== run 1 ==
// top_level
module top_level
#(parameter WIDTH = 8)
(
	input clk, rst, init, finish, ack,
	input [WIDTH-1:0]
		ori_0,
		ori_1,
		ori_2,
		ori_3,
		ori_4,
		ori_5,
		ori_6,
		ori_7,
		ori_8,
		ori_9,
		ori_10,
		ori_11,
		ori_12,
		ori_13,
		ori_14,
		ori_15,
		ori_16,
		ori_17,
		ori_18,
		ori_19,
		ori_20,
		ori_21,
		ori_22,
		ori_23,
		ori_24,
		ori_25,
		ori_26,
		ori_27,
		ori_28,
		ori_29,
		ori_30,
		ori_31,
		can_0,
		can_1,
		can_2,
		can_3,
		can_4,
		can_5,
		can_6,
		can_7,
		can_8,
		can_9,
		can_10,
		can_11,
		can_12,
		can_13,
		can_14,
		can_15,
		can_16,
		can_17,
		can_18,
		can_19,
		can_20,
		can_21,
		can_22,
		can_23,
		can_24,
		can_25,
		can_26,
		can_27,
		can_28,
		can_29,
		can_30,
		can_31,
	output done,
	output [WIDTH+4:0] out_sad
	);
==> flow/config.mk <==
export PLATFORM = sky130hd
export DESIGN_NAME = top_level
export DESIGN_NICKNAME = top_level
export VERILOG_FILES = /design/flow/design.v
export SDC_FILE = /design/flow/constraint.sdc
export NUM_CORES = 4
export LEC_CHECK = 0
export ABC_AREA = 1
export CAP_MARGIN = 15
export CELL_PAD_IN_SITES_DETAIL_PLACEMENT = 2
export CELL_PAD_IN_SITES_GLOBAL_PLACEMENT = 2
export CORE_ASPECT_RATIO = 1.47
export CORE_MARGIN = 10
export CORE_UTILIZATION = 37
export CTS_CLUSTER_DIAMETER = 172
export GPL_ROUTABILITY_DRIVEN = 0
export HOLD_SLACK_MARGIN = 0.09
export MAX_ROUTING_LAYER = met4
export PLACE_DENSITY_LB_ADDON = 0.27
export SETUP_SLACK_MARGIN = 1.19
export SLEW_MARGIN = 15
export TNS_END_PERCENT = 60
==> flow/constraint.sdc <==
create_clock -name core_clock -period 6.38 [get_ports {clk}]
set_input_delay 1.2760 -clock core_clock [delete_from_list [all_inputs] [get_ports {clk}]]
set_output_delay 1.2760 -clock core_clock [all_outputs]
set_load 0.01 [all_outputs]
run.sh (not shown) runs the stock make flow with config.mk's settings and CLKGATE_MAP_FILE=.
### run 1 -> run 2
Settings: SETUP_SLACK_MARGIN now 1.47, was 1.19; HOLD_SLACK_MARGIN no longer set, was 0.09; CTS_CLUSTER_DIAMETER no longer set, was 172; CAP_MARGIN now 5, was 15; SLEW_MARGIN now 20, was 15; PLACE_DENSITY_LB_ADDON no longer set, was 0.27; PLACE_DENSITY now 0.64, previously not set; CELL_PAD_IN_SITES_GLOBAL_PLACEMENT no longer set, was 2; CORE_ASPECT_RATIO no longer set, was 1.47; CELL_PAD_IN_SITES_DETAIL_PLACEMENT no longer set, was 2; CORE_MARGIN now 2, was 10; CORE_UTILIZATION now 72, was 37; TNS_END_PERCENT no longer set, was 60; ABC_AREA no longer set, was 1; GPL_ROUTABILITY_DRIVEN no longer set, was 0; the clock period (ns, I/O delays scaled along) now 5.27, was 6.38.
[summary]
Status: run 2 FAILED at 5_1_grt (tool error)
Run 2 — synthesized cell count about 25% lower, run 1 as reference
Run 2 — area fraction in compound gates 4.9 points higher, run 1 as reference
Number of port buffers: run 2 vs run 1 identical
Where die area is concerned, run 1 is outperformed by run 2.
[run 2] total CTS buffers fell 3 relative to run 1
Changes in run 3 relative to run 2:
Settings: CORE_ASPECT_RATIO: unset -> 0.93; CTS_CLUSTER_SIZE: unset -> 58; GPL_ROUTABILITY_DRIVEN: unset -> 0; ABC_AREA: unset -> 1; TNS_END_PERCENT: unset -> 95; PLACE_DENSITY: 0.64 -> unset; SETUP_SLACK_MARGIN: 1.47 -> unset; the clock period (ns, I/O delays scaled along): 5.27 -> 5.69.
Results
Run 3 closes out successfully: all stages finished, all timing, DRC and antenna checks passed. In the metrics for run 2 and run 3, the one carrying the lower width of the chip is run 2. Synthesized net count: run 3 > run 2. ~same die height in run 2 and run 3. Synthesized cell count ended up 2,040 higher on run 3 than on run 2. Run 3 has basic-gate share of the synthesized area counting and, or, nand and nor cells above what run 2 had. Summary of run 3 over run 2: proportion of synthesized chip area in sequential cells dropped 1.8 points, chip area in the Yosys report moved up, placed instance area went up.
The following lists how run 4 was set up differently from run 3:
Settings: CTS_CLUSTER_SIZE no longer set, was 58; SETUP_SLACK_MARGIN now 0.64, previously not set; PLACE_DENSITY now 0.66, previously not set; GPL_ROUTABILITY_DRIVEN no longer set, was 0; CAP_MARGIN now 0, was 5; TNS_END_PERCENT no longer set, was 95; CORE_ASPECT_RATIO no longer set, was 0.93; ABC_AREA no longer set, was 1; the clock period (ns, I/O delays scaled along) now 5.2, was 5.69.
Findings:
Run 4 got as far as 5_1_grt, where a tool error ended the run. From run 3 to run 4 the numbers moved as follows: mux share of post-synthesis cell area went up, Yosys chip area fell 7.4%. In the reports for run 4 and run 3, the larger synthesized cell count belongs to run 3. Height of the die across run 4 and run 3: no real change. Against run 3, run 4 comes in 4.9 points higher on post-synthesis share of cell area spent on and-or and or-and gates.

========
Starting RTL as in the previous note.
clock: 2.69 ns
lec_check: 0
abc_area: 1
cap_margin: 20
core_aspect_ratio: 0.5
core_margin: 2
core_utilization: 72
cts_cluster_diameter: 373
cts_cluster_size: 93
slew_margin: 20
tns_end_percent: 5
The first run died in global routing with GRT-0232.
Next try:
- ABC_AREA: 1 -> unset
- CORE_ASPECT_RATIO: 0.5 -> unset
- CTS_CLUSTER_DIAMETER: 373 -> unset
- CTS_CLUSTER_SIZE: 93 -> unset
- PLACE_DENSITY: unset -> 0.66
- TNS_END_PERCENT: 5 -> unset
- clock period: 2.69 -> 5.2 ns (I/O delays scaled with it)
Outcome: This time the run completed, yet does not pass: setup timing; die size went down by 7.5%; area after synthesis is lower by 7.4%; synthesized cell count decreases by 25%.
Next try:
- CORE_UTILIZATION: 72 -> 62
- PLACE_DENSITY: 0.66 -> unset
- clock period: 5.2 -> 3.02 ns (I/O delays scaled with it)
With this change the flow failed in global routing on GRT-0232.
Die size goes up by about a fifth.
Synthesized area does not change.
Synthesized cell count does not change.
Next try:
- ABC_AREA: unset -> 0
- CAP_MARGIN: 20 -> 5
- CORE_UTILIZATION: 62 -> 72
- CTS_CLUSTER_DIAMETER: unset -> 284
- PLACE_DENSITY: unset -> 0.38
- SETUP_SLACK_MARGIN: unset -> 0.9
The new run did not get past detailed placement.
Die area went down by about 14%.
Synthesized area is unchanged.
Synthesized cell count does not change.
